## onyx
// ieee754multiplier
module ieee754multiplier (
    input logic clk, rst_n,
    input logic [31:0] a_i,
    input logic [31:0] b_i,
    input logic start_i,
    output logic done_o,
    output logic nan_o,
    output logic inifinit_o,
    output logic overflow_o,
    output logic underflow_o,
    output logic [31:0] product_o
);
clock: 12.3 ns
lec_check: 0
abc_area: 0
cap_margin: 20
cell_pad_in_sites_detail_placement: 0
cell_pad_in_sites_global_placement: 1
core_aspect_ratio: 0.77
core_margin: 10
core_utilization: 50
cts_cluster_diameter: 92
cts_cluster_size: 77
gpl_routability_driven: 1
gpl_timing_driven: 0
max_routing_layer: met4
min_routing_layer: met2
slew_margin: 20
tns_end_percent: 20
run.sh (not shown) runs the stock make flow with config.mk's settings and CLKGATE_MAP_FILE=.
What ended onyx was a tool error in 5_1_grt; the run never finished.
For fjord, these inputs were changed with respect to onyx:
Settings: a deleted MAX_ROUTING_LAYER that had been met4; a deleted ABC_AREA that had been 0; a change of CELL_PAD_IN_SITES_GLOBAL_PLACEMENT from 1 to 3; a change of CORE_MARGIN from 10 to 2; a deleted TNS_END_PERCENT that had been 20; a deleted CORE_ASPECT_RATIO that had been 0.77; a deleted MIN_ROUTING_LAYER that had been met2; a change of CELL_PAD_IN_SITES_DETAIL_PLACEMENT from 0 to 2.
Notes after the runs:
Per the comparison of fjord with onyx, cell row count grew by about 14%; netlist area before placement roughly the same; pre-placement core utilization stayed essentially flat. Between onyx and fjord, die boundary width is higher for onyx, fjord comes in under that. fjord: it failed with a tool error in 3_3_place_gp, so there are no final results. Summary of fjord over onyx: chip area in the Yosys report ~0 delta, core region area now sits at about the same level, vertical extent of the die rose 5.2%, area of the die dropped 7600 sq um.
--- input diff fjord..zinc ---
Settings: clearing GPL_TIMING_DRIVEN, which used to be 0; swapping 50 for 72 in CORE_UTILIZATION; putting SETUP_SLACK_MARGIN at -0.6 where nothing was set; clearing CTS_CLUSTER_DIAMETER, which used to be 92; clearing CELL_PAD_IN_SITES_GLOBAL_PLACEMENT, which used to be 3; swapping 20 for 40 in CAP_MARGIN; clearing CELL_PAD_IN_SITES_DETAIL_PLACEMENT, which used to be 2; clearing GPL_ROUTABILITY_DRIVEN, which used to be 1; clearing CTS_CLUSTER_SIZE, which used to be 77; swapping 12.3 for 6.22 in the clock period (ns, I/O delays scaled along).
Findings:
Diff fjord -> zinc: post-synth net total held steady; vertical die dimension shows a reduction of about 16%; starting density of the core increased 23 points; adder and majority cell fraction of the synthesized area about even; number of unique standard cell types used by synthesis comparable.
Compared with fjord, area inside the core boundary in zinc decreased by more than a quarter.
What the final checks of zinc revealed, after a flow that finished every stage, was a layout that fails on setup timing.
No final results exist for fjord, since it was stopped by error GPL-0301 during 3_3_place_gp.
Compared to fjord, zinc was floorplanned on a smaller die.
Here is what was changed in the inputs of lagoon compared with zinc.
Settings: TNS_END_PERCENT: unset -> 10; CTS_CLUSTER_DIAMETER: unset -> 80; CTS_CLUSTER_SIZE: unset -> 21; HOLD_SLACK_MARGIN: unset -> -0.1; SETUP_SLACK_MARGIN: -0.6 -> unset; the clock period (ns, I/O delays scaled along): 6.22 -> 6.62.
## What came out
- lagoon: complete, dirty (setup timing)
- Detailed route, lagoon vs zinc: via total lower for lagoon
- Comparing lagoon and zinc, the lower total length of routed wires was measured on lagoon.
- Re utilization after layout: lagoon and zinc aren't equal, and the lower value belongs to lagoon.
- Comparing zinc against lagoon, there is no change at all in vertical die dimension.
- Going from zinc to lagoon, period utilization shrinks by 15 points.
- Higher register-to-register slack goes to lagoon over zinc.
- Between lagoon and zinc, post-layout worst setup margin is higher for lagoon, zinc comes in under that.
- lagoon vs zinc — path length in cells of the critical path climbed by a few percent
#### Input delta (juniper over lagoon)
Settings: TNS_END_PERCENT: 10 -> unset; CTS_CLUSTER_DIAMETER: 80 -> unset; CORE_UTILIZATION: 72 -> 50; CTS_CLUSTER_SIZE: 21 -> unset; HOLD_SLACK_MARGIN: -0.1 -> unset; CAP_MARGIN: 40 -> 20; the clock period (ns, I/O delays scaled along): 6.62 -> 9.0.
==> comparison <==
In juniper, the final cell utilization of the core came out 33 points below the value in lagoon.
juniper vs. lagoon: post-cts repair resize count fell by 67; cell area after layout fell by 2700 sq um.
juniper ran to completion and came out clean on the timing, DRC and antenna checks.

* * *

ieee754multiplier again, from the RTL that the note above started with.
Settings: LEC_CHECK=0, CAP_MARGIN=40, CELL_PAD_IN_SITES_DETAIL_PLACEMENT=0, CORE_ASPECT_RATIO=0.93, CORE_MARGIN=2, CORE_UTILIZATION=72, CTS_CLUSTER_DIAMETER=242, CTS_CLUSTER_SIZE=21, GPL_TIMING_DRIVEN=1, MAX_ROUTING_LAYER=met5, SETUP_SLACK_MARGIN=-0.6, SLEW_MARGIN=25; clock period 6.24 ns.
The baseline completed, yet does not pass: setup timing.
Change:
CAP_MARGIN = 0   (was 40)
CTS_CLUSTER_DIAMETER = 308   (was 242)
CTS_CLUSTER_SIZE = 14   (was 21)
SETUP_SLACK_MARGIN = 3.73   (was -0.6)
clock period = 14.2 ns   (was 6.24 ns; I/O delays follow)
With this change the flow completed with no timing, DRC or antenna violations; die area is unchanged; synthesized area does not change; worst setup slack improves by 6.7 ns; hold slack improved by 0.0048 ns.

* * *

ieee754multiplier again, from the RTL that the note above started with.
clock: 6.8 ns
lec_check: 0
cap_margin: 15
core_aspect_ratio: 0.91
core_margin: 2
core_utilization: 72
cts_cluster_size: 36
hold_slack_margin: -0.1
setup_slack_margin: -0.15
slew_margin: 20
The starting point completed and failed the layout checks on setup timing.
Next try:
CAP_MARGIN = 40   (was 15)
CORE_ASPECT_RATIO = not set   (was 0.91)
CTS_CLUSTER_DIAMETER = 258   (was not set)
CTS_CLUSTER_SIZE = not set   (was 36)
HOLD_SLACK_MARGIN = not set   (was -0.1)
SETUP_SLACK_MARGIN = not set   (was -0.15)
clock period = 6.22 ns   (was 6.8 ns; I/O delays follow)
Outcome:
- The new run reached the layout checks and failed them: setup timing
- synthesized area stays the same
- wire length came out higher by about a fifth
- clock-buffer cell count is unchanged
- utilization came out higher by 2.3 points
Next try:
CAP_MARGIN = 20   (was 40)
CORE_UTILIZATION = 50   (was 72)
CTS_CLUSTER_DIAMETER = not set   (was 258)
clock period = 8.35 ns   (was 6.22 ns; I/O delays follow)
Effect: Now the flow produced a clean layout; via count drops by about a fifth; core utilization drops by 35 points; area after synthesis does not change; worst hold slack is better by 0.0035 ns; worst setup slack is better by 1.8 ns; fmax drops by a few percent; register-to-register slack is better by 1.8 ns; wire length drops by a quarter to a third; first-iteration DRC count drops by well over a third; non-clock buffer count drops by 299; critical path depth drops by 6.
Next try:
CORE_UTILIZATION = 66   (was 50)
clock period = 7.4 ns   (was 8.35 ns; I/O delays follow)
What happened:
- register-to-register slack is worse by 0.31 ns
- clock skew is about the same
- design area rose by 2.0%
- worst setup slack is worse by 0.31 ns
- wire length rose by 3.6%
- via count rose by 5.1%
